==> flow/run.sh <==
#!/bin/bash
# the make line also repeats each setting of config.mk as NAME=value (left out here)
make -C /OpenROAD-flow-scripts/flow DESIGN_CONFIG=/design/flow/config.mk WORK_HOME=/design/flow/orfs CLKGATE_MAP_FILE= finish
==> flow/constraint.sdc <==
create_clock -name core_clock -period 16.0 [get_ports {clk}]
set_input_delay 3.2000 -clock core_clock [delete_from_list [all_inputs] [get_ports {clk}]]
set_output_delay 3.2000 -clock core_clock [all_outputs]
set_load 0.01 [all_outputs]
==> flow/config.mk <==
export PLATFORM = sky130hd
export DESIGN_NAME = cordic
export DESIGN_NICKNAME = cordic
export VERILOG_FILES = /design/flow/design.v
export SDC_FILE = /design/flow/constraint.sdc
export NUM_CORES = 4
export LEC_CHECK = 0
export CAP_MARGIN = 20
export CELL_PAD_IN_SITES_GLOBAL_PLACEMENT = 3
export CORE_MARGIN = 2
export CORE_UTILIZATION = 18
export GPL_TIMING_DRIVEN = 0
export HOLD_SLACK_MARGIN = 0.17
export SETUP_SLACK_MARGIN = 2.19
export SLEW_MARGIN = 20
==> flow/design.v <==
module fa(
    input a,
    input b,
    input cin,
    output s,
    output cout
);
    assign s = a ^ b  ^ cin;
    assign cout = (a & b) ^ (cin & (a ^ b));
endmodule
module ha(
    input a,
    input b,
    output s,
    output cout
);
    assign s = a ^ b;
    assign cout = a & b;
endmodule
module basic_unit_ha_and(
    input in_x,
    input in_a,
    input in_b,
    output s,
    output cout
);
    wire in_y;
    assign in_y = in_a & in_b;
    assign s = in_x ^ in_y;
    assign cout = in_x & in_y;
endmodule
module basic_unit_fa_and(
    input in_x,
    input in_a,
    input in_b,
    input cin,
    output s,
    output cout
);
    wire in_y;
    assign in_y = in_a & in_b;
    assign s = in_x ^ in_y ^ cin;
    assign cout = (in_x & in_y) ^ (cin & (in_x ^ in_y));
endmodule
module adder_16bit(
    input   [15:0] a,
    input   [15:0] b,
    output  [15:0] out
);
    wire [15:0] s;
    wire [15:0] cout;
    ha i_ha_0 (.a(a[0]), .b(b[0]), .s(s[0]), .cout(cout[0]));
    generate 
        genvar i_adder;
        for(i_adder=1; i_adder<16; i_adder=i_adder+1) begin: adder_for_bits
            fa i_fa (.a(a[i_adder]), .b(b[i_adder]), .cin(cout[i_adder-1]), .s(s[i_adder]), .cout(cout[i_adder]));
        end
    endgenerate
    assign out[15:0] = s[15:0];
endmodule
module lut(
    input [3:0] index,
    output reg [15:0] ei_radian,
    output reg [15:0] tanei
);
    always@(*)
    begin
        case(index)
        4'b0000: begin
            ei_radian = 16'b0000000000000000;
            tanei = 16'h0000;
        end
        4'b0001: begin
            ei_radian = 16'b0110010010000111;
            tanei = 16'h8000;
        end
        4'b0010: begin
            ei_radian = 16'b0011101101011000;
            tanei = 16'h4000;
        end
        4'b0011: begin
            ei_radian = 16'b0001111101011011;
            tanei = 16'h2000;
        end
        4'b0100: begin
            ei_radian = 16'b0000111111101010;
            tanei = 16'h1000;
        end
        4'b0101: begin
            ei_radian = 16'b0000011111111101;
            tanei = 16'h0800;
        end
        4'b0110: begin
            ei_radian = 16'b0000001111111111;
            tanei = 16'h0400;
        end
        4'b0111: begin
            ei_radian = 16'b0000000111111111;
            tanei = 16'h0200;
        end
        4'b1000: begin
            ei_radian = 16'b0000000011111111;
            tanei = 16'h0100;
        end
        4'b1001: begin
            ei_radian = 16'b0000000001111111;
            tanei = 16'h0080;
        end
        4'b1010: begin
            ei_radian = 16'b0000000000111111;
            tanei = 16'h0040;
        end
        4'b1011: begin
            ei_radian = 16'b0000000000011111;
            tanei = 16'h0020;
        end
        4'b1100: begin
            ei_radian = 16'b0000000000001111;
            tanei = 16'h0010;
        end
        4'b1101: begin
            ei_radian = 16'b0000000000000111;
            tanei = 16'h0008;
        end
        4'b1110: begin
            ei_radian = 16'b0000000000000011;
            tanei = 16'h0004;
        end
        4'b1110: begin
            ei_radian = 16'b0000000000000001;
            tanei = 16'h0002;
        end
        default: begin
            ei_radian = 16'b0000000000000000;
            tanei = 16'h0000;
        end
        endcase
    end
endmodule
module add_or_sub_unit(
    input neg,
    input [15:0] ei_radian,
    input [15:0] inner_angle,
    output [15:0] new_inner_angle
);
    wire [15:0] signed_ei_radian;
    assign signed_ei_radian = neg ? {{~{ei_radian}+1}} : ei_radian;
    adder_16bit i_adder_16b_0 (.a(signed_ei_radian), .b(inner_angle), .out(new_inner_angle));
endmodule
module unsigned_unit_first_line(
    input [15:0] in_a,
    input  in_b,
    output [15:0] s
);
    generate
        genvar i_and;
        for(i_and=0;i_and<16;i_and=i_and+1) begin: unsigned_unit_second_line_generate
            assign s[i_and] = in_a[i_and] & in_b;
        end
    endgenerate
endmodule
module unsigned_unit_second_line(
    input [15:0] in_x,
    input [15:0] in_a,
    input  in_b,
    output [15:0] s,
    output [15:0] cout
);
    generate
        genvar i_buh;
        for(i_buh=0;i_buh<16;i_buh=i_buh+1) begin: unsigned_unit_second_line_generate
            basic_unit_ha_and   i_buha  (.in_x(in_x[i_buh]), .in_a(in_a[i_buh]), .in_b(in_b), .s(s[i_buh]), .cout(cout[i_buh]));
        end
    endgenerate
endmodule
module unsigned_unit_line(
    input [15:0] in_x,
    input [15:0] in_a,
    input  in_b,
    input [15:0] cin,
    output [15:0] s,
    output [15:0] cout
);
    generate
        genvar i_buf;
        for(i_buf=0;i_buf<16;i_buf=i_buf+1) begin: unsigned_unit_second_line_generate
            basic_unit_fa_and   i_bufa  (.in_x(in_x[i_buf]), .in_a(in_a[i_buf]), .in_b(in_b), .cin(cin[i_buf]), .s(s[i_buf]), .cout(cout[i_buf]));
        end
    endgenerate
endmodule
module multiply_and_add_unit(
    input [15:0] in,
    input [15:0] a,
    input [15:0] b,
    input neg,
    output [15:0] out
);
    wire [15:0] s_line [15:0];
    wire [15:0] cout_line [15:1];
    unsigned_unit_first_line    i_bul_0 (.in_a(a), .in_b(b[0]), .s(s_line[0]));
    unsigned_unit_second_line   i_bul_1 (.in_x({1'b0, s_line[0][15:1]}), .in_a(a), .in_b(b[1]), .s(s_line[1]), .cout(cout_line[1]));
    unsigned_unit_line          i_bul_2 (.in_x({1'b0, s_line[1][15:1]}), .in_a(a), .in_b(b[2]), .cin(cout_line[1]), .s(s_line[2]), .cout(cout_line[2]));
    generate
        genvar i_bul_mac;
        for(i_bul_mac=2;i_bul_mac<16;i_bul_mac=i_bul_mac+1) begin: unsigned_unit_line_generate
            unsigned_unit_line  i_bul_mac_unit (.in_x({1'b0, s_line[i_bul_mac-1][15:1]}), .in_a(a), .in_b(b[i_bul_mac]), .cin(cout_line[i_bul_mac-1]), .s(s_line[i_bul_mac]), .cout(cout_line[i_bul_mac]));
        end
    endgenerate
    wire [31:0] product_32b;
    generate
        genvar i_s;
        for(i_s=0;i_s<16;i_s=i_s+1) begin: unsigned_output_low_generate
            assign product_32b[i_s] = s_line[i_s][0];
        end
    endgenerate
    adder_16bit i_adder_16b_0 (.a({s_line[15][15:0]}), .b(cout_line[15]), .out(product_32b[31:16]));
    wire [15:0] pos_or_neg;
    assign pos_or_neg = neg ? {{~{product_32b[31:16]}+1}} : {product_32b[31:16]};
    adder_16bit i_adder_16b_1 (.a(in), .b(pos_or_neg), .out(out));
endmodule
module cordic (
    input clk,
    input rst_n,
    input start,
    input [15:0] angle,
    output reg [15:0] cos,
    output reg [15:0] sin
);
    reg [15:0] sampled_angle;
    reg [15:0] inner_angle;
    reg working;
    reg [3:0] state;
    wire [15:0] ei_radian;
    wire [15:0] tanei;
    wire [15:0] new_inner_angle;
    wire [15:0] new_sin;
    wire [15:0] new_cos;
    wire neg;
    always@(posedge clk or negedge rst_n) begin
        if (!rst_n == 1'b1) begin
            sampled_angle <= 16'b0;
        end
        else begin
            if (start == 1'b1) begin
                sampled_angle <= angle;
            end
            else begin
                sampled_angle <= sampled_angle;
            end
        end
    end
    always@(posedge clk or negedge rst_n) begin
        if (!rst_n == 1'b1) begin
            inner_angle <= 16'b0;
        end
        else begin
            if (start == 1'b1) begin
                inner_angle <= 16'b0;
            end
            else begin
                inner_angle <= new_inner_angle;
            end
        end
    end
    always@(posedge clk or negedge rst_n) begin
        if (!rst_n == 1'b1) begin
            working <= 1'b0;
        end
        else begin
            if (start == 1'b1) begin
                working <= 1'b1;
            end
            else begin
                if (state == 4'b1111) begin
                    working <= 1'b0;
                end
                else begin
                    working <= working;
                end
            end
        end
    end
    always@(posedge clk or negedge rst_n) begin
        if (!rst_n == 1'b1) begin
            state <= 4'b0;
        end
        else begin
            if (start == 1'b1) begin
                state <= 4'b0;
            end
            else begin
                if (working == 1'b0) begin
                    state <= 4'b0;
                end
                else begin
                    state <= state + 1;
                end
            end
        end
    end
    always@(posedge clk or negedge rst_n) begin
        if (!rst_n == 1'b1) begin
            sin <= 16'b0;
        end
        else begin
            if (start == 1'b1) begin
                sin <= 16'b0;
            end
            else begin
                if (working == 1'b0) begin
                    sin <= sin;
                end
                else begin
                    sin <= new_sin;
                end
            end
        end
    end
    always@(posedge clk or negedge rst_n) begin
        if (!rst_n == 1'b1) begin
            cos <= 16'b0;
        end
        else begin
            if (start == 1'b1) begin
                cos <= 16'b0100110110111010;
            end
            else begin
                if (working == 1'b0) begin
                    cos <= cos;
                end
                else begin
                    cos <= new_cos;
                end
            end
        end
    end
    lut i_lut_0 (.index(state), .ei_radian(ei_radian),  .tanei(tanei));
    assign neg = (inner_angle <= sampled_angle) ? 0 : 1;
    add_or_sub_unit i_aoru (.neg(neg), .ei_radian(ei_radian), .inner_angle(inner_angle), .new_inner_angle(new_inner_angle));
    multiply_and_add_unit i_mac_cos (.in(cos), .a(tanei), .b(sin), .neg(~neg), .out(new_cos));
    multiply_and_add_unit i_mac_sin (.in(sin), .a(tanei), .b(cos), .neg(neg), .out(new_sin));
endmodule
==> results of run 1 <==
## what timing repair did
action | CTS | global route
buffers inserted | 29 | 32
resized | 149 | 83
gates cloned | 1 | 0
endpoints found under the setup margin | 12 | 8
pin swaps | 45 | 44
## final cells by class
cell class / count / area (um2)
fill: 10537 / 74700
multi-input combinational: 1342 / 15200
sequential: 69 / 1730
tap: 1276 / 1600
buffer: 159 / 1090
timing repair buffer: 112 / 1070
inverter: 202 / 774
clock buffer: 9 / 225
clock inverter: 7 / 62.6
antenna: 3 / 7.51
## through the flow
step	total power, mW	area [um2]	util	hold slack, ns
2_1_floorplan	1.31	17900	-	0.487
3_3_place_gp	1.91	20000	0.208	0.518
3_5_place_dp	1.92	20100	0.208	0.526
4_1_cts	2.28	21200	0.220	0.540
5_1_grt	2.56	21700	0.225	0.567
6_report	2.31	21700	0.225	0.533
## per-layer routing
metal | part of all wire | track usage | vias to the layer above | wire [um]
met5 | 0 | 0 | - | 0
met4 | 0.028 | 0.0394 | 0 | 1810
met3 | 0.025 | 0.0150 | 54 | 1650
met2 | 0.49 | 0.233 | 195 | 32000
met1 | 0.45 | 0.178 | 6949 | 29600
li1 | - | - | 5808 | -
==> Flow_metrics.wiki, run 1 <==
== Run summary ==
{| class="wikitable"
! Metric !! Value
|-
| Status || complete, no violations
|-
| Synthesis-stage register bit count || 69
|-
| Highest achievable clock rate || 67.1 MHz
|-
| Dominant register cell in the synthesized netlist || sky130_fd_sc_hd__dfrtp_1
|-
| Main logic family || adder cells
|-
| CTS tree || done
|-
| Maximum buffer depth of the clock tree || 2
|-
| Library cell used as clock root buffer || sky130_fd_sc_hd__clkbuf_16
|-
| Horizontal die dimension || 316 um
|-
| Capture point of the worst reg-to-reg path || sin[15]
|-
| VDD IR max || 0.0643 mV
|-
| Final hold violation count || 0
|-
| Cell count after synthesis || 1772
|-
| Commonest cells post-synth || sky130_fd_sc_hd__fa_1 (408), sky130_fd_sc_hd__and3_1 (233), sky130_fd_sc_hd__inv_1 (201), sky130_fd_sc_hd__nand2_1 (150), sky130_fd_sc_hd__and2_1 (125)
|-
| Largest power group || combinational cells
|-
| Half-perimeter wire length of the detailed placement result || 53800 um
|-
| Share of power burned in combinational logic || 0.750
|-
| Setup TNS after final layout || 0 ns
|-
| Power dissipated in combinational cells || 1.73 mW
|-
| Mean post-synth cell area || 9.86 um2
|-
| Total number of cells along the worst setup path || 45
|-
| Final WL || 65000 um
|-
| Setup crit start kind || flop
|-
| Worst reg-to-reg setup slack || 1.11 ns
|-
| Simple share || 0.215
|-
| Routability congestion estimate || 0.806
|-
| Placement-stage worst setup slack || -0.0870 ns
|-
| Share of Yosys cell area claimed by the top area cell type || 0.467
|-
| Initial DRT Pass Iterations || 5
|-
| Crit. End Element || flop
|-
| Cell area after technology mapping || 0.0175 mm2
|-
| Clock transition at path regs || 0.08 ns
|-
| Worst setup path start || state[0]
|-
| Reported net switching power || 1.22 mW
|-
| Initial antenna violation count || 6
|-
| Type of the tightest min-delay check || flop to flop
|-
| Largest net degree at the start of global routing || 50
|-
| Number of H-tree levels || 3
|-
| Cell count listed in synth_stat.txt || 1772
|-
| Total via count after detailed routing || 13006
|-
| Critical path class || flop to flop
|-
| Async set-or-reset flop fraction in the synthesized netlist || 1.00
|-
| Post-Place Cells || 3098
|-
| Floorplan core density || 0.181
|-
| Post-Synth AOI/OAI Area || 0.0372
|-
| Fraction of power spent switching nets || 0.525
|-
| Sequential power share || 0.155
|-
| Arrival time of the worst setup path || 15.17 ns
|-
| Share of synthesized area occupied by flip-flops and latches || 0.0988
|-
| Source of the worst hold timing path || sampled_angle[5]
|-
| Buffers & Inverters on Critical Path || 8
|-
| Die Footprint || 0.0996 mm2
|-
| Cell Rows || 114
|-
| Depth of the worst hold-timing path || 2
|-
| Vias per cell || 4.09
|-
| Global-route wire length before repair || 98000 um
|-
| Lkg Pwr || 10.6 nW
|-
| Maximum fanout along the worst path || 5
|-
| Slew of the pin with the lowest slew margin || 1.08 ns
|-
| Slew Viols, Final || 0
|-
| Power drawn by the clock network || 221 uW
|-
| Io pins || 51
|-
| Total nets after synthesis || 2278
|-
| Via count of the first global-routing pass || 14559
|-
| Delay-heaviest family, CP || adder cells
|-
| Worst stage delay on the critical path || 0.59 ns
|-
| Setup repair after global routing missed its margin || yes
|-
| Critical-path top delay cell || sky130_fd_sc_hd__fa_2
|-
| # Max-Cap Violations || 0
|-
| Endpoint, Worst Hold || sampled_angle[5]
|-
| Reg2Reg Depth || 45
|-
| Slack of the critical path || 1.11 ns
|-
| Count of nets after finishing || 2401
|-
| Post-layout period usage || 0.931
|-
| Total track usage || 0.135
|-
| DRT antenna net count || 0
|-
| Cell type with the largest total area || sky130_fd_sc_hd__fa_1
|-
| CTS Hold Bufs || 0
|-
| Quantity of I/O buffers inserted on ports || 49
|-
| Count of tool warnings || 36
|-
| Count of final setup violators || 0
|-
| Clk ins delay skew pair || 0.40 ns
|-
| Area growth from synthesis to final layout || 24.4%
|-
| Adder and majority cell fraction of the synthesized area || 0.524
|-
| Wirelength per Cell || 20.5 um
|-
| Mux cell area share || 0.0162
|-
| Number of buffers inserted during clock tree synthesis || 9
|-
| P per Cell Area || 106 mW/mm2
|-
| Internal power summed over all cells || 1.10 mW
|-
| Crit path top cell by count || sky130_fd_sc_hd__fa_2
|-
| Xor/xnor share || 0.0251
|-
| Worst reg2reg path startpoint || state[0]
|-
| Count of placed standard cells in the final layout, fillers left out || 3179
|-
| Yosys chip area || 0.0175 mm2
|-
| Number of remaining DRC errors || 0
|-
| Clock net sink count || 69
|-
| Vertical die size || 316 um
|-
| Fin crit period || 14.89 ns
|-
| Synth top area cells || sky130_fd_sc_hd__fa_1 (47%), sky130_fd_sc_hd__dfrtp_1 (9.9%), sky130_fd_sc_hd__and3_1 (8.3%), sky130_fd_sc_hd__ha_1 (5.7%), sky130_fd_sc_hd__and2_1 (4.5%)
|-
| Number of DRC markers in iteration 0 || 602
|-
| Overall overflow remaining after global route || 0
|-
| YS warnings || 63
|-
| Placeable Area || 0.0964 mm2
|-
| Most popular library cell in the synthesized design by count || sky130_fd_sc_hd__fa_1
|-
| Maximum clock skew at final layout || 0.0197 ns
|-
| Max_slew headroom || 0.277
|-
| Worst endpoint required time || 16.27 ns
|-
| Power share of the clock group || 0.096
|-
| End point of the critical path || sin[15]
|-
| Sequential Power || 358 uW
|-
| Number of enable-type register cells in the synthesized netlist || 0
|-
| Number of distinct library cell variants in the gate-level netlist after synthesis || 57
|}
==> run 2: changes to the inputs <==
ABC_AREA = 1   (was default)
CELL_PAD_IN_SITES_GLOBAL_PLACEMENT = default   (was 3)
CORE_ASPECT_RATIO = 0.7   (was default)
CORE_UTILIZATION = 72   (was 18)
CTS_CLUSTER_DIAMETER = 348   (was default)
CTS_CLUSTER_SIZE = 100   (was default)
GPL_TIMING_DRIVEN = default   (was 0)
HOLD_SLACK_MARGIN = 0.26   (was 0.17)
PLACE_DENSITY = 0.37   (was default)
SETUP_SLACK_MARGIN = default   (was 2.19)
TNS_END_PERCENT = 10   (was default)
clock period = 8.62 ns   (was 16.0 ns; I/O delays follow)
==> run 2 against run 1 <==
Now fails the layout checks on negative setup slack. Total power rose by 85%. Clock skew fell by 0.0023 ns. Utilization is 67 points higher. Worst setup slack got worse by 7.3 ns. Global-route usage increased by 30 points. Area after synthesis decreased by 5.6%. Clock power grew 100%. Critical endpoint unchanged. Largest cell class unchanged.
==> Flow_metrics.wiki, run 2 <==
== Run summary ==
{| class="wikitable"
! Metric !! Value
|-
| Status || complete, but fails checks
|-
| Failing Checks || negative setup slack
|-
| Share of power burned in combinational logic || 0.778 (+0.028)
|-
| Area growth from synthesis to final layout || 21.7%
|-
| CTS tree || done
|-
| End point of the critical path || sin[15]
|-
| Commonest cells post-synth || sky130_fd_sc_hd__nor2_1 (420), sky130_fd_sc_hd__fa_1 (408), sky130_fd_sc_hd__inv_1 (308), sky130_fd_sc_hd__nand2_1 (237), sky130_fd_sc_hd__ha_1 (79)
|-
| Critical-path top delay cell || sky130_fd_sc_hd__fa_2
|-
| Lkg Pwr || 10.1 nW (-4.4%)
|-
| Power dissipated in combinational cells || 3.34 mW (+93%)
|-
| Buffers & Inverters on Critical Path || 12 (+4)
|-
| YS warnings || 63 (unchanged)
|-
| Mean post-synth cell area || 8.83 um2 (-11%)
|-
| Reported net switching power || 2.15 mW (+77%)
|-
| Post-Route Hold Slack || 0.538 ns (+0.00467 ns)
|-
| Vertical die size || 131 um (-59%)
|-
| Count of filler cells inserted in the layout || 1071 (-90%)
|-
| Synthesis-stage register bit count || 69 (unchanged)
|-
| Initial antenna violation count || 0 (-6)
|-
| Wirelength per Cell || 20.9 um (+2.4%)
|-
| Power drawn by the clock network || 448 uW (+100%)
|-
| Slew of the pin with the lowest slew margin || 1.02 ns (-0.0636 ns)
|-
| Total track usage || 0.436 (+0.301)
|-
| Maximum buffer depth of the clock tree || 2 (unchanged)
|-
| Antenna diode count || 0 (-3)
|-
| Floorplan core density || 0.732 (+0.550)
|-
| Fin crit period || 14.81 ns (-0.0872 ns)
|-
| Global-route wire length before repair || 78300 um (-20%)
|-
| VDD IR max || 0.161 mV (+150%)
|-
| Worst stage delay on the critical path || 0.63 ns (+0.04 ns)
|-
| Worst reg-to-reg setup slack || -6.19 ns (-7.29 ns)
|-
| Reg2Reg Depth || 51 (+13%)
|-
| Post-Synth AOI/OAI Area || 0.0304 (-0.00683)
|-
| Power share of the clock group || 0.104 (+0.008)
|-
| Total chip power || 4.29 mW (+85%)
|-
| Detailed route wirelength on metal2 || 23600 um (-26%)
|-
| Total via count after detailed routing || 14036 (+7.9%)
|-
| Number of enable-type register cells in the synthesized netlist || 0 (unchanged)
|-
| Number of DRC markers in iteration 0 || 1517 (+150%)
|-
| Yosys chip area || 0.0165 mm2 (-5.6%)
|-
| Sequential Power || 506 uW (+41%)
|-
| Capture point of the worst reg-to-reg path || sin[15]
|-
| Post-Route M1 WL || 18000 um (-39%)
|-
| Final WL || 50200 um (-23%)
|-
| Horizontal die dimension || 185 um (-41%)
|-
| Setup repair after global routing missed its margin || yes
|-
| Fraction of power spent switching nets || 0.501 (-0.0241)
|-
| Clk ins delay skew pair || 0.36 ns (-0.04 ns)
|-
| P per Cell Area || 214 mW/mm2 (+100%)
|-
| Simple share || 0.179 (-0.0356)
|-
| Library cell used as clock root buffer || sky130_fd_sc_hd__clkbuf_16
|-
| Placeable Area || 0.0226 mm2 (-77%)
|-
| Internal power summed over all cells || 2.14 mW (+95%)
|-
| Arrival time of the worst setup path || 15.02 ns (-0.15 ns)
|-
| Final hold violation count || 0 (unchanged)
|-
| Initial DRT Pass Iterations || 6 (+1)
|-
| Number of remaining DRC errors || 0 (unchanged)
|-
| Max_slew headroom || 0.320 (+0.0424)
|-
| Top routing layer in use || met4
|-
| Post-layout util || 0.891 (+0.665)
|-
| Most popular library cell in the synthesized design by count || sky130_fd_sc_hd__nor2_1
|-
| Number of H-tree levels || 3 (unchanged)
|-
| Post-layout period usage || 1.72 (+0.787)
|-
| Type of the tightest min-delay check || flop to flop
|-
| Clock net sink count || 69 (unchanged)
|-
| Cell count listed in synth_stat.txt || 1870 (+5.5%)
|-
| Worst setup path start || state[1]
|-
| Number of buffers inserted during clock tree synthesis || 9 (unchanged)
|-
| Clock transition at path regs || 0.08 ns (about the same)
|-
| Source of the worst hold timing path || sampled_angle[9]
|-
| Routed met3 length || 6240 um (+280%)
|-
| Cell Rows || 46 (-60%)
|-
| Maximum fanout along the worst path || 6 (+1)
|-
| Highest achievable clock rate || 67.5 MHz (+0.59%)
|-
| # Max-Cap Violations || 0 (unchanged)
|-
| DRT antenna net count || 0 (unchanged)
|-
| Slew Viols, Final || 0 (unchanged)
|-
| Crit. End Element || flop
|-
| Largest net degree at the start of global routing || 70 (+40%)
|-
| Vias per cell || 5.86 (+43%)
|-
| Overall overflow remaining after global route || 0 (unchanged)
|-
| Total number of cells along the worst setup path || 51 (+13%)
|-
| Sequential power share || 0.118 (-0.037)
|-
| Half-perimeter wire length of the detailed placement result || 38100 um (-29%)
|-
| Quantity of I/O buffers inserted on ports || 50 (+2.0%)
|-
| Die Footprint || 0.0242 mm2 (-76%)
|-
| Xor/xnor share || 0.0249 (-0.000114)
|-
| Setup crit start kind || flop
|-
| Count of nets after finishing || 2586 (+7.7%)
|-
| Crit path top cell by count || sky130_fd_sc_hd__fa_2
|-
| Adder and majority cell fraction of the synthesized area || 0.555 (+0.0309)
|-
| Number of distinct library cell variants in the gate-level netlist after synthesis || 35 (-39%)
|-
| Via count of the first global-routing pass || 14957 (+2.7%)
|-
| Total nets after synthesis || 2376 (+4.3%)
|-
| Cell type with the largest total area || sky130_fd_sc_hd__fa_1
|-
| Depth of the worst hold-timing path || 2 (unchanged)
|-
| Io pins || 51 (unchanged)
|-
| Placement-stage worst setup slack || -5.97 ns (-5.89 ns)
|-
| CTS Hold Bufs || 0 (unchanged)
|-
| Cell area after technology mapping || 0.0165 mm2 (-5.6%)
|-
| Main logic family || adder cells
|-
| Dominant register cell in the synthesized netlist || sky130_fd_sc_hd__dfrtp_1
|-
| Share of Yosys cell area claimed by the top area cell type || 0.495 (+0.0276)
|-
| Maximum clock skew at final layout || 0.0175 ns (-0.00226 ns)
|-
| Worst reg2reg path startpoint || state[1]
|-
| Share of synthesized area occupied by flip-flops and latches || 0.105 (+0.00582)
|-
| Endpoint, Worst Hold || sampled_angle[9]
|-
| Count of final setup violators || 31 (+31)
|-
| Count of tool warnings || 38 (+5.6%)
|-
| Worst endpoint required time || 8.83 ns (-7.44 ns)
|-
| Critical path class || flop to flop
|-
| Synth top area cells || sky130_fd_sc_hd__fa_1 (49%), sky130_fd_sc_hd__dfrtp_1 (10%), sky130_fd_sc_hd__nor2_1 (9.6%), sky130_fd_sc_hd__inv_1 (7.0%), sky130_fd_sc_hd__ha_1 (6.0%)
|-
| Mux cell area share || 0 (-0.0162)
|-
| Routability congestion estimate || 0.972 (+21%)
|-
| Delay-heaviest family, CP || adder cells
|-
| Slack of the critical path || -6.19 ns (-7.29 ns)
|-
| Async set-or-reset flop fraction in the synthesized netlist || 1.00 (unchanged)
|-
| Largest power group || combinational cells
|-
| Cell count after synthesis || 1870 (+5.5%)
|}
## run 2: timing repair
action | CTS | global route
gates resized | 57 | 69
setup endpoints to repair | 30 | 31
setup buffers | 13 | 8
gates cloned | 0 | 0
pin swaps | 29 | 111
## run 2: through the flow
step                setup TNS (ns)  cells  area, um2
floorplan                   -87.39   1870      17000
global placement            -94.62   2361      19100
detailed placement         -100.30   2361      19100
CTS                         -97.75   2390      19800
global route               -114.55   2397      20100
finish                     -105.72   2397      20100
## run 2: cell type report
type / count / area [um2] / share of cell area
Multi-Input combinational cell: 1368 / 13800 / 0.688
Clock buffer: 9 / 225 / 0.0112
Clock inverter: 7 / 105 / 0.00523
Sequential cell: 69 / 1730 / 0.0861
Inverter: 323 / 1240 / 0.0620
Timing Repair Buffer: 309 / 2580 / 0.128
Tap cell: 312 / 390 / 0.0194
## run 2: per-layer routing
layer | global-route usage | vias to the layer above
li1 | - | 5892
met1 | 0.571 | 7037
met2 | 0.695 | 883
met3 | 0.136 | 224
met4 | 0.170 | 0
met5 | 0 | -
==> run 3: changes to the inputs <==
ABC_AREA = default   (was 1)
CORE_ASPECT_RATIO = default   (was 0.7)
CORE_UTILIZATION = 17   (was 72)
CTS_CLUSTER_DIAMETER = default   (was 348)
CTS_CLUSTER_SIZE = default   (was 100)
HOLD_SLACK_MARGIN = default   (was 0.26)
PLACE_DENSITY = default   (was 0.37)
TNS_END_PERCENT = default   (was 10)
clock period = 24.8 ns   (was 8.62 ns; I/O delays follow)
==> run 3 against run 2 <==
Now clean on timing, DRC and antenna. Via count is 15% lower. Die area rose to 4.4 times the previous value. Sequential share of layout area up 0.27 points. Cell count increased by 28%. Sequential power fell by 49%. Critical path type unchanged.
==> Flow_metrics.wiki, run 3 <==
== Run summary ==
{| class="wikitable"
! Metric !! Value
|-
| Yosys chip area || 0.0175 mm2 (+5.9%)
|-
| Depth of the worst hold-timing path || 2 (unchanged)
|-
| Count of placed standard cells in the final layout, fillers left out || 3067 (+28%)
|-
| Library cell used as clock root buffer || sky130_fd_sc_hd__clkbuf_16
|-
| # Max-Cap Violations || 0 (unchanged)
|-
| Internal power summed over all cells || 561 uW (-74%)
|-
| Area growth from synthesis to final layout || 11.3%
|-
| Power share of the clock group || 0.110 (+0.006)
|-
| Synth top area cells || sky130_fd_sc_hd__fa_1 (47%), sky130_fd_sc_hd__dfrtp_1 (9.9%), sky130_fd_sc_hd__and3_1 (8.3%), sky130_fd_sc_hd__ha_1 (5.7%), sky130_fd_sc_hd__and2_1 (4.5%)
|-
| Adder and majority cell fraction of the synthesized area || 0.524 (-0.0309)
|-
| Post-Route Hold Slack || 0.534 ns (-0.00357 ns)
|-
| Reported net switching power || 607 uW (-72%)
|-
| Worst setup path start || state[2]
|-
| Number of buffers inserted during clock tree synthesis || 9 (unchanged)
|-
| Cell area after technology mapping || 0.0175 mm2 (+5.9%)
|-
| Largest power group || combinational cells
|-
| Max_slew headroom || 0.355 (+0.0353)
|-
| Worst reg2reg path startpoint || state[2]
|-
| Endpoint, Worst Hold || sampled_angle[1]
|-
| Cell count listed in synth_stat.txt || 1772 (-5.2%)
|-
| Clock transition at path regs || 0.07 ns (about the same)
|-
| Mean post-synth cell area || 9.86 um2 (+12%)
|-
| Total of cells resized after clock tree synthesis || 0 (-100%)
|-
| Largest net degree at the start of global routing || 83 (+19%)
|-
| Antenna diode count || 0 (unchanged)
|-
| Placement-stage worst setup slack || 8.33 ns (+14.31 ns)
|-
| Number of DRC markers in iteration 0 || 582 (-62%)
|-
| Overall overflow remaining after global route || 0 (unchanged)
|-
| Routability congestion estimate || 0.796 (-18%)
|-
| Cell count after synthesis || 1772 (-5.2%)
|-
| Share of Yosys cell area claimed by the top area cell type || 0.467 (-0.0276)
|-
| Vias per cell || 3.87 (-34%)
|-
| Worst reg-to-reg setup slack || 8.36 ns (+14.55 ns)
|-
| Vertical die size || 325 um (+150%)
|-
| Slew of the pin with the lowest slew margin || 0.968 ns (-0.0530 ns)
|-
| Post-layout util || 0.191 (-0.700)
|-
| Final WL || 40200 um (-20%)
|-
| Initial DRT Pass Iterations || 5 (-1)
|-
| Maximum buffer depth of the clock tree || 2 (unchanged)
|-
| Mux cell area share || 0.0162 (+0.0162)
|-
| Final hold violation count || 0 (unchanged)
|-
| Post-Place Cells || 3050 (+29%)
|-
| Power dissipated in combinational cells || 781 uW (-77%)
|-
| Capture point of the worst reg-to-reg path || sin[15]
|-
| Crit path top cell by count || sky130_fd_sc_hd__fa_1
|-
| Worst stage delay on the critical path || 0.71 ns (+0.08 ns)
|-
| Slew Viols, Final || 0 (unchanged)
|-
| Number of remaining DRC errors || 0 (unchanged)
|-
| Post-CTS Setup Bufs || 0 (-13)
|-
| Delay-heaviest family, CP || adder cells
|-
| CTS Hold Bufs || 0 (unchanged)
|-
| Source of the worst hold timing path || sampled_angle[1]
|-
| VDD IR max || 0.0388 mV (-76%)
|-
| DRT antenna net count || 0 (unchanged)
|-
| Fin crit period || 16.44 ns (+1.63 ns)
|-
| P per Cell Area || 60.1 mW/mm2 (-72%)
|-
| Global-route wire length before repair || 68600 um (-12%)
|-
| Quantity of I/O buffers inserted on ports || 50 (unchanged)
|-
| Post-layout period usage || 0.663 (-1.06)
|-
| Floorplan core density || 0.172 (-0.560)
|-
| Critical-path top delay cell || sky130_fd_sc_hd__nor2b_4
|-
| Buffers & Inverters on Critical Path || 8 (-4)
|-
| Number of H-tree levels || 3 (unchanged)
|-
| Clk ins delay skew pair || 0.36 ns (about the same)
|-
| Placeable Area || 0.102 mm2 (+350%)
|-
| Crit. End Element || flop
|-
| End point of the critical path || sin[15]
|-
| Die Footprint || 0.105 mm2 (+340%)
|-
| Xor/xnor share || 0.0251 (+0.000114)
|-
| Status || complete, no violations
|-
| Total chip power || 1.17 mW (-73%)
|-
| Type of the tightest min-delay check || flop to flop
|-
| Setup TNS after final layout || 0 ns (+105.72 ns)
|-
| Async set-or-reset flop fraction in the synthesized netlist || 1.00 (unchanged)
|-
| Count of tool warnings || 33 (-13%)
|-
| Highest achievable clock rate || 60.8 MHz (-9.9%)
|-
| Count of nets after finishing || 2200 (-15%)
|-
| Maximum clock skew at final layout || 0.0117 ns (-0.00574 ns)
|-
| Total via count after detailed routing || 11869 (-15%)
|-
| Lkg Pwr || 9.99 nW (-1.3%)
|-
| Total number of cells along the worst setup path || 47 (-7.8%)
|-
| CTS tree || done
|-
| Maximum fanout along the worst path || 33 (+27)
|-
| Reg2Reg Depth || 47 (-7.8%)
|-
| Clock net sink count || 69 (unchanged)
|-
| Horizontal die dimension || 325 um (+76%)
|-
| Worst endpoint required time || 25.05 ns (+16.22 ns)
|-
| Number of distinct library cell variants in the gate-level netlist after synthesis || 57 (+63%)
|-
| Fraction of power spent switching nets || 0.520 (+0.0184)
|-
| Half-perimeter wire length of the detailed placement result || 31600 um (-17%)
|-
| Share of power burned in combinational logic || 0.668 (-0.110)
|-
| Cell Rows || 117 (+150%)
|-
| Post-Synth AOI/OAI Area || 0.0372 (+0.00683)
|-
| YS warnings || 63 (unchanged)
|-
| Sequential Power || 259 uW (-49%)
|-
| Via count of the first global-routing pass || 12912 (-14%)
|-
| Slack of the critical path || 8.36 ns (+14.55 ns)
|-
| Main logic family || adder cells
|-
| Share of synthesized area occupied by flip-flops and latches || 0.0988 (-0.00582)
|-
| Sequential power share || 0.222 (+0.104)
|-
| Cell type with the largest total area || sky130_fd_sc_hd__fa_1
|-
| Total nets after synthesis || 2278 (-4.1%)
|-
| Simple share || 0.215 (+0.0356)
|-
| Total cell area at the placement stage || 0.0191 mm2 (about the same)
|-
| Synthesis-stage register bit count || 69 (unchanged)
|-
| Dominant register cell in the synthesized netlist || sky130_fd_sc_hd__dfrtp_1
|-
| Count of final setup violators || 0 (-100%)
|-
| Critical path class || flop to flop
|-
| Power drawn by the clock network || 129 uW (-71%)
|-
| Number of enable-type register cells in the synthesized netlist || 0 (unchanged)
|-
| Non-Filler Cell Area, Final || 0.0195 mm2 (-3.2%)
|-
| Io pins || 51 (unchanged)
|-
| Wirelength per Cell || 13.1 um (-37%)
|-
| Commonest cells post-synth || sky130_fd_sc_hd__fa_1 (408), sky130_fd_sc_hd__and3_1 (233), sky130_fd_sc_hd__inv_1 (201), sky130_fd_sc_hd__nand2_1 (150), sky130_fd_sc_hd__and2_1 (125)
|-
| Setup repair after global routing missed its margin || no
|-
| Arrival time of the worst setup path || 16.68 ns (+1.66 ns)
|-
| Setup crit start kind || flop
|-
| Total track usage || 0.0793 (-0.357)
|-
| Most popular library cell in the synthesized design by count || sky130_fd_sc_hd__fa_1
|-
| Initial antenna violation count || 2 (+2)
|}
## run 3: metal layers
layer,share of wire,wire length [um],up-vias,GRT usage
met5,0.00030,12,-,0
met4,0.012,494,2,0.0144
met3,0.026,1060,24,0.00739
met2,0.52,21100,136,0.147
met1,0.44,17600,6304,0.0997
li1,-,-,5403,-
## run 3: area by class of cell
| type | count | area, um2 |
|---|---|---|
| timing repair buffer | 70 | 663 |
| tap | 1368 | 1710 |
| inverter | 202 | 758 |
| clock buffer | 9 | 225 |
| sequential | 69 | 1730 |
| multi-input combinational | 1342 | 14300 |
| fill | 11303 | 82400 |
| clock inverter | 7 | 62.6 |
==> run 4: changes to the inputs <==
CAP_MARGIN = 15   (was 20)
CELL_PAD_IN_SITES_DETAIL_PLACEMENT = 0   (was default)
CORE_ASPECT_RATIO = 0.66   (was default)
CORE_UTILIZATION = 41   (was 17)
CTS_CLUSTER_DIAMETER = 197   (was default)
GPL_ROUTABILITY_DRIVEN = 1   (was default)
MAX_ROUTING_LAYER = met5   (was default)
MIN_ROUTING_LAYER = met2   (was default)
PLACE_DENSITY_LB_ADDON = 0.06   (was default)
SETUP_SLACK_MARGIN = 1.16   (was default)
SLEW_MARGIN = 25   (was 20)
clock period = 15.8 ns   (was 24.8 ns; I/O delays follow)
==> run 4 against run 3 <==
Die area is 58% lower. Combinational power up 81%. Sequential cell count stayed put. First-iteration DRC count grew to 3.0 times the previous value. Wire length up 18%. Area after synthesis is the same. Via count is 40% higher. Maximum frequency up 10%. Critical endpoint unchanged.
==> Flow_metrics.wiki, run 4 <==
== Run summary ==
{| class="wikitable"
! Metric !! Value
|-
| Overall overflow remaining after global route || 0 (unchanged)
|-
| Setup repair after global routing missed its margin || yes
|-
| Reg2Reg Depth || 45 (-4.3%)
|-
| Total nets after synthesis || 2278 (unchanged)
|-
| Depth of the worst hold-timing path || 1 (-1)
|-
| Worst stage delay on the critical path || 0.59 ns (-0.12 ns)
|-
| Number of buffers inserted during clock tree synthesis || 9 (unchanged)
|-
| Number of distinct library cell variants in the gate-level netlist after synthesis || 57 (unchanged)
|-
| # Max-Cap Violations || 0 (unchanged)
|-
| Highest achievable clock rate || 67.1 MHz (+10%)
|-
| Number of DRC markers in iteration 0 || 1752 (+200%)
|-
| Count of nets after finishing || 2258 (+2.6%)
|-
| Share of Yosys cell area claimed by the top area cell type || 0.467 (unchanged)
|-
| Initial DRT Pass Iterations || 12 (+7)
|-
| Global-route wire length before repair || 75000 um (+9.3%)
|-
| YS warnings || 63 (unchanged)
|-
| Clock transition at path regs || 0.07 ns (about the same)
|-
| Share of synthesized area occupied by flip-flops and latches || 0.0988 (unchanged)
|-
| Library cell used as clock root buffer || sky130_fd_sc_hd__clkbuf_16
|-
| Initial antenna violation count || 13 (+11)
|-
| Post-Synth AOI/OAI Area || 0.0372 (unchanged)
|-
| Slew of the pin with the lowest slew margin || 0.964 ns (-0.00308 ns)
|-
| Routability congestion estimate || 0.869 (+9.2%)
|-
| Cell area after technology mapping || 0.0175 mm2 (unchanged)
|-
| Delay-heaviest family, CP || adder cells
|-
| P per Cell Area || 104 mW/mm2 (+74%)
|-
| Critical path class || flop to flop
|-
| Fin crit period || 14.89 ns (-1.54 ns)
|-
| Horizontal die dimension || 258 um (-20%)
|-
| Vias per cell || 7.02 (+81%)
|-
| Capture point of the worst reg-to-reg path || sin[15]
|-
| Most popular library cell in the synthesized design by count || sky130_fd_sc_hd__fa_1
|-
| VDD IR max || 0.143 mV (+270%)
|-
| Largest power group || combinational cells
|-
| Power drawn by the clock network || 210 uW (+63%)
|-
| Count of tool warnings || 36 (+9.1%)
|-
| Count of final setup violators || 0 (unchanged)
|-
| Buffers & Inverters on Critical Path || 6 (-2)
|-
| Dominant register cell in the synthesized netlist || sky130_fd_sc_hd__dfrtp_1
|-
| CTS tree || done
|-
| End point of the critical path || sin[15]
|-
| Sequential Power || 416 uW (+61%)
|-
| Maximum buffer depth of the clock tree || 2 (unchanged)
|-
| Commonest cells post-synth || sky130_fd_sc_hd__fa_1 (408), sky130_fd_sc_hd__and3_1 (233), sky130_fd_sc_hd__inv_1 (201), sky130_fd_sc_hd__nand2_1 (150), sky130_fd_sc_hd__and2_1 (125)
|-
| Cell Rows || 61 (-48%)
|-
| Worst reg-to-reg setup slack || 0.91 ns (-7.46 ns)
|-
| Type of the tightest min-delay check || flop to flop
|-
| Synthesis-stage register bit count || 69 (unchanged)
|-
| Worst setup path start || state[1]
|-
| Mean post-synth cell area || 9.86 um2 (unchanged)
|-
| Internal power summed over all cells || 972 uW (+73%)
|-
| Post-layout period usage || 0.943 (+0.280)
|-
| Count of placed standard cells in the final layout, fillers left out || 2367 (-23%)
|-
| Number of H-tree levels || 3 (unchanged)
|-
| Clk ins delay skew pair || 0.37 ns (about the same)
|-
| Source of the worst hold timing path || sampled_angle[0]
|-
| Max_slew headroom || 0.357 (+0.00205)
|-
| Yosys chip area || 0.0175 mm2 (unchanged)
|-
| Power dissipated in combinational cells || 1.41 mW (+81%)
|-
| Slew Viols, Final || 0 (unchanged)
|-
| Main logic family || adder cells
|-
| Power share of the clock group || 0.103 (-0.007)
|-
| Number of enable-type register cells in the synthesized netlist || 0 (unchanged)
|-
| Setup crit start kind || flop
|-
| DRT antenna net count || 0 (unchanged)
|-
| Vertical die size || 172 um (-47%)
|-
| Clock net sink count || 69 (unchanged)
|-
| Crit. End Element || flop
|-
| Total track usage || 0.334 (+0.255)
|-
| Status || complete, no violations
|-
| Cell type with the largest total area || sky130_fd_sc_hd__fa_1
|-
| Endpoint, Worst Hold || sampled_angle[0]
|-
| Worst endpoint required time || 16.06 ns (-8.99 ns)
|-
| Arrival time of the worst setup path || 15.15 ns (-1.53 ns)
|-
| Total via count after detailed routing || 16606 (+40%)
|-
| Maximum fanout along the worst path || 4 (-88%)
|-
| Reported net switching power || 1.07 mW (+76%)
|-
| Total number of cells along the worst setup path || 45 (-4.3%)
|-
| Sequential power share || 0.204 (-0.018)
|-
| Xor/xnor share || 0.0251 (unchanged)
|-
| Io pins || 51 (unchanged)
|-
| Cell count listed in synth_stat.txt || 1772 (unchanged)
|-
| Adder and majority cell fraction of the synthesized area || 0.524 (unchanged)
|-
| Die Footprint || 0.0443 mm2 (-58%)
|-
| Quantity of I/O buffers inserted on ports || 50 (unchanged)
|-
| Async set-or-reset flop fraction in the synthesized netlist || 1.00 (unchanged)
|-
| Fraction of power spent switching nets || 0.524 (+0.00393)
|-
| Cell count after synthesis || 1772 (unchanged)
|-
| Post-Place Cells || 2272 (-26%)
|-
| Number of remaining DRC errors || 0 (unchanged)
|-
| Maximum clock skew at final layout || 0.0128 ns (+0.00111 ns)
|-
| Worst reg2reg path startpoint || state[1]
|-
| Mux cell area share || 0.0162 (unchanged)
|-
| Floorplan core density || 0.416 (+0.244)
|-
| Lkg Pwr || 10.1 nW (+1.3%)
|-
| Final hold violation count || 0 (unchanged)
|-
| Final WL || 47400 um (+18%)
|-
| Simple share || 0.215 (unchanged)
|-
| Share of power burned in combinational logic || 0.693 (+0.025)
|-
| Largest net degree at the start of global routing || 83 (unchanged)
|-
| Placeable Area || 0.0421 mm2 (-59%)
|-
| Area growth from synthesis to final layout || 11.9%
|-
| Crit path top cell by count || sky130_fd_sc_hd__fa_2
|-
| Setup TNS after final layout || 0 ns (unchanged)
|-
| Half-perimeter wire length of the detailed placement result || 35700 um (+13%)
|-
| Critical-path top delay cell || sky130_fd_sc_hd__fa_2
|-
| Synth top area cells || sky130_fd_sc_hd__fa_1 (47%), sky130_fd_sc_hd__dfrtp_1 (9.9%), sky130_fd_sc_hd__and3_1 (8.3%), sky130_fd_sc_hd__ha_1 (5.7%), sky130_fd_sc_hd__and2_1 (4.5%)
|-
| Post-layout util || 0.465 (+0.274)
|-
| Wirelength per Cell || 20.0 um (+53%)
|-
| Via count of the first global-routing pass || 19718 (+53%)
|}
[run 4: what timing repair did]
action,4_1_cts,5_1_grt
gates cloned,0,1
endpoints found under the setup margin,3,4
hold buffers,0,0
setup buffers,24,11
pin swaps,74,40
resized,70,36
[run 4: layer usage]
layer  global-route usage  wire (um)  share of wire
met5                0.107        411         0.0087
met2                0.340      22500           0.48
met4               0.0447       1910          0.040
met1                    -          0              0
met3                0.527      22600           0.48
[run 4: per-stage QoR]
step	hold WS, ns	total power, mW	setup slack [ns]	instance area, um2
final	0.531	2.04	0.907	19600
after floorplan	0.487	1.31	1.16	17700
after detailed placement	0.507	1.70	0.355	18500
after CTS	0.530	1.98	1.01	19200
after global routing	0.570	2.27	0.452	19600
after global placement	0.515	1.69	0.588	18500
[run 4: area by class of cell]
class	count	area (um2)
fill	4030	22500
multi-input combinational	1343	14800
sequential	69	1730
timing repair buffer	127	1190
inverter	202	764
tap	567	709
clock buffer	9	225
antenna	43	108
clock inverter	7	55.1
==> run 5: changes to the inputs <==
ABC_AREA = 1   (was default)
CAP_MARGIN = 20   (was 15)
CELL_PAD_IN_SITES_DETAIL_PLACEMENT = default   (was 0)
CORE_ASPECT_RATIO = 0.5   (was 0.66)
CORE_UTILIZATION = 72   (was 41)
CTS_CLUSTER_DIAMETER = 246   (was 197)
CTS_CLUSTER_SIZE = 100   (was default)
GPL_ROUTABILITY_DRIVEN = default   (was 1)
MAX_ROUTING_LAYER = default   (was met5)
MIN_ROUTING_LAYER = default   (was met2)
PLACE_DENSITY = 0.37   (was default)
PLACE_DENSITY_LB_ADDON = default   (was 0.06)
SETUP_SLACK_MARGIN = -0.93   (was 1.16)
SLEW_MARGIN = 20   (was 25)
TNS_END_PERCENT = 100   (was default)
clock period = 9.4 ns   (was 15.8 ns; I/O delays follow)
==> run 5 against run 4 <==
Now fails the layout checks on negative setup slack. Utilization up 41 points. Clock-buffer cell count unchanged. Clock power rose by 97%. Sequential power rose by 13%. Design area rose by 1.8%. Die area down 45%. Combinational power grew 120%. Sequential cell count did not move.
==> Flow_metrics.wiki, run 5 <==
== Run summary ==
{| class="wikitable"
! Metric !! Value
|-
| Status || complete, but fails checks
|-
| Failing Checks || negative setup slack
|-
| # Max-Cap Violations || 0 (unchanged)
|-
| Worst endpoint required time || 9.61 ns (-6.45 ns)
|-
| Cell count listed in synth_stat.txt || 1870 (+5.5%)
|-
| P per Cell Area || 200 mW/mm2 (+92%)
|-
| Global-route wire length before repair || 78500 um (+4.6%)
|-
| Share of power burned in combinational logic || 0.778 (+0.085)
|-
| Post-Place Cells || 2341 (+3.0%)
|-
| Number of distinct library cell variants in the gate-level netlist after synthesis || 35 (-39%)
|-
| Source of the worst hold timing path || sampled_angle[5]
|-
| Async set-or-reset flop fraction in the synthesized netlist || 1.00 (unchanged)
|-
| Slew Viols, Final || 0 (unchanged)
|-
| Share of synthesized area occupied by flip-flops and latches || 0.105 (+0.00582)
|-
| Routability congestion estimate || 1.02 (+17%)
|-
| Depth of the worst hold-timing path || 2 (+1)
|-
| Slack of the critical path || -5.37 ns (-6.28 ns)
|-
| Dominant register cell in the synthesized netlist || sky130_fd_sc_hd__dfrtp_1
|-
| Arrival time of the worst setup path || 14.98 ns (-0.17 ns)
|-
| Total via count after detailed routing || 13926 (-16%)
|-
| Worst reg-to-reg setup slack || -5.37 ns (-6.28 ns)
|-
| Critical path class || flop to flop
|-
| Clk ins delay skew pair || 0.38 ns (about the same)
|-
| Initial DRT Pass Iterations || 6 (-6)
|-
| Type of the tightest min-delay check || flop to flop
|-
| Clock transition at path regs || 0.07 ns (about the same)
|-
| Count of final setup violators || 29 (+29)
|-
| Slew of the pin with the lowest slew margin || 1.12 ns (+0.154 ns)
|-
| Clock net sink count || 69 (unchanged)
|-
| Area growth from synthesis to final layout || 20.7%
|-
| Number of H-tree levels || 3 (unchanged)
|-
| Post-layout period usage || 1.57 (+0.628)
|-
| Yosys chip area || 0.0165 mm2 (-5.6%)
|-
| Main logic family || adder cells
|-
| Sequential power share || 0.118 (-0.086)
|-
| Die Footprint || 0.0242 mm2 (-45%)
|-
| Commonest cells post-synth || sky130_fd_sc_hd__nor2_1 (420), sky130_fd_sc_hd__fa_1 (408), sky130_fd_sc_hd__inv_1 (308), sky130_fd_sc_hd__nand2_1 (237), sky130_fd_sc_hd__ha_1 (79)
|-
| Post-Route Hold Slack || 0.532 ns (+0.00152 ns)
|-
| Largest power group || combinational cells
|-
| Horizontal die dimension || 218 um (-16%)
|-
| Mux cell area share || 0 (-0.0162)
|-
| Capture point of the worst reg-to-reg path || sin[15]
|-
| Power share of the clock group || 0.104 (about the same)
|-
| Lkg Pwr || 10.0 nW (-1.2%)
|-
| Overall overflow remaining after global route || 0 (unchanged)
|-
| Number of remaining DRC errors || 0 (unchanged)
|-
| Synthesis-stage register bit count || 69 (unchanged)
|-
| Vertical die size || 111 um (-35%)
|-
| Max_slew headroom || 0.254 (-0.103)
|-
| Critical-path top delay cell || sky130_fd_sc_hd__fa_2
|-
| Power dissipated in combinational cells || 3.10 mW (+120%)
|-
| Non-Filler Cell Area, Final || 0.0199 mm2 (+1.8%)
|-
| CTS tree || done
|-
| Highest achievable clock rate || 67.7 MHz (+0.85%)
|-
| Setup repair after global routing missed its margin || yes
|-
| Count of nets after finishing || 2565 (+14%)
|-
| Cell Rows || 39 (-36%)
|-
| Internal power summed over all cells || 1.95 mW (+100%)
|-
| Mean post-synth cell area || 8.83 um2 (-11%)
|-
| VDD IR max || 0.187 mV (+30%)
|-
| Half-perimeter wire length of the detailed placement result || 38300 um (+7.4%)
|-
| CTS Hold Bufs || 0 (unchanged)
|-
| Cell count after synthesis || 1870 (+5.5%)
|-
| Number of buffers inserted during clock tree synthesis || 9 (unchanged)
|-
| Synth top area cells || sky130_fd_sc_hd__fa_1 (49%), sky130_fd_sc_hd__dfrtp_1 (10%), sky130_fd_sc_hd__nor2_1 (9.6%), sky130_fd_sc_hd__inv_1 (7.0%), sky130_fd_sc_hd__ha_1 (6.0%)
|-
| Maximum fanout along the worst path || 4 (unchanged)
|-
| Worst setup path start || state[0]
|-
| Maximum clock skew at final layout || 0.0122 ns (-0.000612 ns)
|-
| Worst stage delay on the critical path || 0.59 ns (about the same)
|-
| Fin crit period || 14.77 ns (-0.125 ns)
|-
| Io pins || 51 (unchanged)
|-
| Setup crit start kind || flop
|-
| Most popular library cell in the synthesized design by count || sky130_fd_sc_hd__nor2_1
|-
| Total number of cells along the worst setup path || 51 (+13%)
|-
| Fraction of power spent switching nets || 0.509 (-0.0144)
|-
| Delay-heaviest family, CP || adder cells
|-
| Share of Yosys cell area claimed by the top area cell type || 0.495 (+0.0276)
|-
| End point of the critical path || sin[15]
|-
| Crit path top cell by count || sky130_fd_sc_hd__fa_2
|-
| Antenna diode count || 0 (-100%)
|-
| Cell type with the largest total area || sky130_fd_sc_hd__fa_1
|-
| Adder and majority cell fraction of the synthesized area || 0.555 (+0.0309)
|-
| Floorplan core density || 0.729 (+0.313)
|-
| Placeable Area || 0.0226 mm2 (-46%)
|-
| Number of enable-type register cells in the synthesized netlist || 0 (unchanged)
|-
| Wirelength per Cell || 20.7 um (+3.1%)
|-
| Sequential Power || 471 uW (+13%)
|-
| Initial antenna violation count || 0 (-13)
|-
| Reported net switching power || 2.03 mW (+90%)
|-
| Count of placed standard cells in the final layout, fillers left out || 2371 (+0.17%)
|-
| Reg2Reg Depth || 51 (+13%)
|-
| Total nets after synthesis || 2376 (+4.3%)
|-
| Number of DRC markers in iteration 0 || 1488 (-15%)
|-
| Power drawn by the clock network || 413 uW (+97%)
|-
| Total cell area at the placement stage || 0.0190 mm2 (+3.1%)
|-
| Buffers & Inverters on Critical Path || 12 (+6)
|-
| DRT antenna net count || 0 (unchanged)
|-
| Largest net degree at the start of global routing || 70 (-16%)
|-
| YS warnings || 63 (unchanged)
|-
| Vias per cell || 5.87 (-16%)
|-
| Endpoint, Worst Hold || sampled_angle[5]
|-
| Count of tool warnings || 38 (+5.6%)
|-
| Final hold violation count || 0 (unchanged)
|-
| Xor/xnor share || 0.0249 (-0.000114)
|-
| Via count of the first global-routing pass || 15434 (-22%)
|-
| Crit. End Element || flop
|-
| Library cell used as clock root buffer || sky130_fd_sc_hd__clkbuf_16
|-
| Maximum buffer depth of the clock tree || 2 (unchanged)
|-
| Simple share || 0.179 (-0.0356)
|-
| Cell area after technology mapping || 0.0165 mm2 (-5.6%)
|-
| Final WL || 49000 um (+3.3%)
|-
| Quantity of I/O buffers inserted on ports || 50 (unchanged)
|-
| Post-layout util || 0.880 (+0.415)
|-
| Post-Synth AOI/OAI Area || 0.0304 (-0.00683)
|-
| Total track usage || 0.429 (+0.0944)
|-
| Worst reg2reg path startpoint || state[0]
|}
==> run 5: metal layers <==
layer  vias to the layer above  GRT usage  wire [um]  part of all wire
met4                         0      0.149       2170             0.044
met1                      6965      0.579      18100              0.37
met3                       211      0.126       6080              0.12
li1                       5846          -          -                 -
met2                       904      0.673      22600              0.46
met5                         -          0          0                 0
==> run 5: stage by stage <==
| stage | worst slack, ns | total power, mW | setup TNS, ns |
|---|---|---|---|
| finish | -5.37 | 3.98 | -77.84 |
| global placement | -5.06 | 3.05 | -73.83 |
| CTS | -5.08 | 3.74 | -73.07 |
| global route | -5.59 | 4.27 | -84.30 |
| floorplan | -4.67 | 2.21 | -64.73 |
| detailed placement | -5.35 | 3.20 | -78.40 |
==> run 5: layout make-up <==
| type | instances | area, um2 |
|---|---|---|
| clock buffers | 9 | 225 |
| clock inverters | 7 | 105 |
| fillers | 1111 | 2720 |
| inverters | 323 | 1250 |
| multi-input cells | 1368 | 13800 |
| flip-flops and latches | 69 | 1730 |
| well taps | 307 | 384 |
| repair buffers | 288 | 2380 |
==> run 5: timing repair <==
action,CTS,global route
endpoints found under the setup margin,24,26
buffers inserted,10,4
pin swaps,35,29
gates cloned,0,0
hold endpoints to repair,0,0
gates resized,64,68
==> run 6: changes to the inputs <==
ABC_AREA = default   (was 1)
CAP_MARGIN = 15   (was 20)
CELL_PAD_IN_SITES_DETAIL_PLACEMENT = 0   (was default)
CORE_ASPECT_RATIO = 0.66   (was 0.5)
CORE_UTILIZATION = 71   (was 72)
CTS_CLUSTER_DIAMETER = 197   (was 246)
CTS_CLUSTER_SIZE = default   (was 100)
GPL_ROUTABILITY_DRIVEN = 1   (was default)
MAX_ROUTING_LAYER = met4   (was default)
MIN_ROUTING_LAYER = met1   (was default)
PLACE_DENSITY = default   (was 0.37)
SETUP_SLACK_MARGIN = 1.16   (was -0.93)
SLEW_MARGIN = 25   (was 20)
TNS_END_PERCENT = default   (was 100)
clock period = 14.4 ns   (was 9.4 ns; I/O delays follow)
==> run 6 against run 5 <==
Still fails the layout checks on negative setup slack. Critical path type unchanged. Via count down 7.4%. Hold slack better by 0.0031 ns. Register-to-register slack better by 5.2 ns. Sequential power down 7.0%. Largest cell class unchanged.
==> Flow_metrics.wiki, run 6 <==
== Run summary ==
{| class="wikitable"
! Metric !! Value
|-
| Cell type with the largest total area || sky130_fd_sc_hd__fa_1
|-
| Fraction of power spent switching nets || 0.506 (-0.00320)
|-
| Slew of the pin with the lowest slew margin || 1.02 ns (-0.0958 ns)
|-
| Overall overflow remaining after global route || 0 (unchanged)
|-
| Post-layout util || 0.817 (-0.0622)
|-
| Cell count after synthesis || 1772 (-5.2%)
|-
| Post-layout period usage || 1.01 (-0.557)
|-
| Yosys chip area || 0.0175 mm2 (+5.9%)
|-
| Total number of cells along the worst setup path || 47 (-7.8%)
|-
| Reported net switching power || 1.17 mW (-42%)
|-
| Routability congestion estimate || 0.880 (-14%)
|-
| Slack of the critical path || -0.203 ns (+5.16 ns)
|-
| Most crowded layer after global routing || met1
|-
| Floorplan core density || 0.725 (-0.00419)
|-
| Io pins || 51 (unchanged)
|-
| Clock net sink count || 69 (unchanged)
|-
| Capture point of the worst reg-to-reg path || sin[15]
|-
| Power dissipated in combinational cells || 1.64 mW (-47%)
|-
| Crit. End Element || flop
|-
| Cell Rows || 46 (+18%)
|-
| Xor/xnor share || 0.0251 (+0.000114)
|-
| Number of DRC markers in iteration 0 || 936 (-37%)
|-
| Post-Synth AOI/OAI Area || 0.0372 (+0.00683)
|-
| Commonest cells post-synth || sky130_fd_sc_hd__fa_1 (408), sky130_fd_sc_hd__and3_1 (233), sky130_fd_sc_hd__inv_1 (201), sky130_fd_sc_hd__nand2_1 (150), sky130_fd_sc_hd__and2_1 (125)
|-
| Fin crit period || 14.60 ns (-0.165 ns)
|-
| Cell area after technology mapping || 0.0175 mm2 (+5.9%)
|-
| Type of the tightest min-delay check || flop to flop
|-
| Vias per cell || 6.11 (+4.1%)
|-
| Failing Checks || negative setup slack
|-
| Share of power burned in combinational logic || 0.709 (-0.069)
|-
| Area growth from synthesis to final layout || 12.8%
|-
| Final WL || 42400 um (-14%)
|-
| Clk ins delay skew pair || 0.36 ns (-0.02 ns)
|-
| # Max-Cap Violations || 0 (unchanged)
|-
| Most popular library cell in the synthesized design by count || sky130_fd_sc_hd__fa_1
|-
| Synth top area cells || sky130_fd_sc_hd__fa_1 (47%), sky130_fd_sc_hd__dfrtp_1 (9.9%), sky130_fd_sc_hd__and3_1 (8.3%), sky130_fd_sc_hd__ha_1 (5.7%), sky130_fd_sc_hd__and2_1 (4.5%)
|-
| Adder and majority cell fraction of the synthesized area || 0.524 (-0.0309)
|-
| Lkg Pwr || 10.2 nW (+2.2%)
|-
| Horizontal die dimension || 197 um (-9.6%)
|-
| Source of the worst hold timing path || sampled_angle[0]
|-
| Highest achievable clock rate || 68.5 MHz (+1.1%)
|-
| Number of buffers inserted during clock tree synthesis || 9 (unchanged)
|-
| Count of nets after finishing || 2297 (-10%)
|-
| Quantity of I/O buffers inserted on ports || 50 (unchanged)
|-
| Grt met1 use || 0.539 (-0.0406)
|-
| Reg2Reg Depth || 47 (-7.8%)
|-
| Maximum clock skew at final layout || 0.0169 ns (+0.00471 ns)
|-
| Met2 track utilization from global routing || 0.518 (-0.155)
|-
| Mux cell area share || 0.0162 (+0.0162)
|-
| Power drawn by the clock network || 238 uW (-42%)
|-
| Sequential Power || 438 uW (-7.0%)
|-
| Slew Viols, Final || 0 (unchanged)
|-
| Worst stage delay on the critical path || 0.60 ns (about the same)
|-
| Die Footprint || 0.0259 mm2 (+7.0%)
|-
| Synthesis-stage register bit count || 69 (unchanged)
|-
| Count of final setup violators || 2 (-93%)
|-
| Total track usage || 0.361 (-0.0679)
|-
| Endpoint, Worst Hold || sampled_angle[0]
|-
| Total via count after detailed routing || 12889 (-7.4%)
|-
| Worst endpoint required time || 14.64 ns (+5.03 ns)
|-
| Initial antenna violation count || 2 (+2)
|-
| Sequential power share || 0.189 (+0.071)
|-
| Setup crit start kind || flop
|-
| CTS tree || done
|-
| Share of Yosys cell area claimed by the top area cell type || 0.467 (-0.0276)
|-
| Wirelength per Cell || 20.1 um (-2.8%)
|-
| Delay-heaviest family, CP || adder cells
|-
| Library cell used as clock root buffer || sky130_fd_sc_hd__clkbuf_16
|-
| End point of the critical path || sin[15]
|-
| Power share of the clock group || 0.103 (about the same)
|-
| Crit path top cell by count || sky130_fd_sc_hd__fa_2
|-
| DRT antenna net count || 0 (unchanged)
|-
| Via count of the first global-routing pass || 13316 (-14%)
|-
| Critical path class || flop to flop
|-
| Grt met3 use || 0.0667 (-0.0592)
|-
| Critical-path top delay cell || sky130_fd_sc_hd__fa_2
|-
| Worst reg2reg path startpoint || state[0]
|-
| Maximum fanout along the worst path || 5 (+1)
|-
| Number of distinct library cell variants in the gate-level netlist after synthesis || 57 (+63%)
|-
| Number of H-tree levels || 3 (unchanged)
|-
| Final hold violation count || 0 (unchanged)
|-
| Buffers & Inverters on Critical Path || 7 (-5)
|-
| Status || complete, but fails checks
|-
| Total nets after synthesis || 2278 (-4.1%)
|-
| Setup repair after global routing missed its margin || yes
|-
| Simple share || 0.215 (+0.0356)
|-
| P per Cell Area || 118 mW/mm2 (-41%)
|-
| Depth of the worst hold-timing path || 1 (-1)
|-
| Share of synthesized area occupied by flip-flops and latches || 0.0988 (-0.00582)
|-
| Number of enable-type register cells in the synthesized netlist || 0 (unchanged)
|-
| Initial DRT Pass Iterations || 5 (-1)
|-
| Vertical die size || 131 um (+18%)
|-
| Global-route wire length before repair || 70300 um (-10%)
|-
| Number of remaining DRC errors || 0 (unchanged)
|-
| Main logic family || adder cells
|-
| Placeable Area || 0.0241 mm2 (+6.5%)
|-
| Largest power group || combinational cells
|-
| Clock transition at path regs || 0.08 ns (about the same)
|-
| YS warnings || 63 (unchanged)
|-
| Cell count listed in synth_stat.txt || 1772 (-5.2%)
|-
| Total chip power || 2.32 mW (-42%)
|-
| Async set-or-reset flop fraction in the synthesized netlist || 1.00 (unchanged)
|-
| CTS Hold Bufs || 0 (unchanged)
|-
| Count of tool warnings || 38 (unchanged)
|-
| Arrival time of the worst setup path || 14.85 ns (-0.13 ns)
|-
| Worst reg-to-reg setup slack || -0.20 ns (+5.16 ns)
|-
| Mean post-synth cell area || 9.86 um2 (+12%)
|-
| Internal power summed over all cells || 1.15 mW (-41%)
|-
| Dominant register cell in the synthesized netlist || sky130_fd_sc_hd__dfrtp_1
|-
| VDD IR max || 0.155 mV (-17%)
|-
| Half-perimeter wire length of the detailed placement result || 32600 um (-15%)
|-
| Worst setup path start || state[0]
|-
| Max_slew headroom || 0.319 (+0.0647)
|-
| Maximum buffer depth of the clock tree || 2 (unchanged)
|-
| Largest net degree at the start of global routing || 83 (+19%)
|}
## run 6: layer usage
metal  vias up  wire, um
met5         -         0
li1       5593         -
met2       580     19100
met3        60      4110
met1      6656     18400
met4         0       711
## run 6: stage by stage
step	cells	cell area, um2	hold WS (ns)	setup slack, ns	TNS (ns)
3_5_place_dp	2075	18900	0.519	-0.320	-0.631
2_1_floorplan	1772	18000	0.487	0.0823	0
6_report	2109	19700	0.536	-0.203	-0.386
3_3_place_gp	2075	18900	0.506	-0.126	-0.228
4_1_cts	2103	19400	0.533	-0.238	-0.426
5_1_grt	2109	19700	0.557	-0.545	-1.08
## run 6: area by class of cell
class / instances / area, um2
flip-flops and latches: 69 / 1730
diodes: 1 / 2.50
multi-input cells: 1342 / 15000
clock buffers: 9 / 225
well taps: 312 / 390
inverters: 202 / 766
repair buffers: 167 / 1510
fillers: 1495 / 4400
clock inverters: 7 / 75.1
## run 6: timing repair
action / in CTS / in global routing
pin swaps: 58 / 49
gates resized: 44 / 53
setup endpoints to repair: 7 / 9
cloned: 1 / 0
buffers inserted: 11 / 5
Power is estimated from default activity; no workload was simulated.
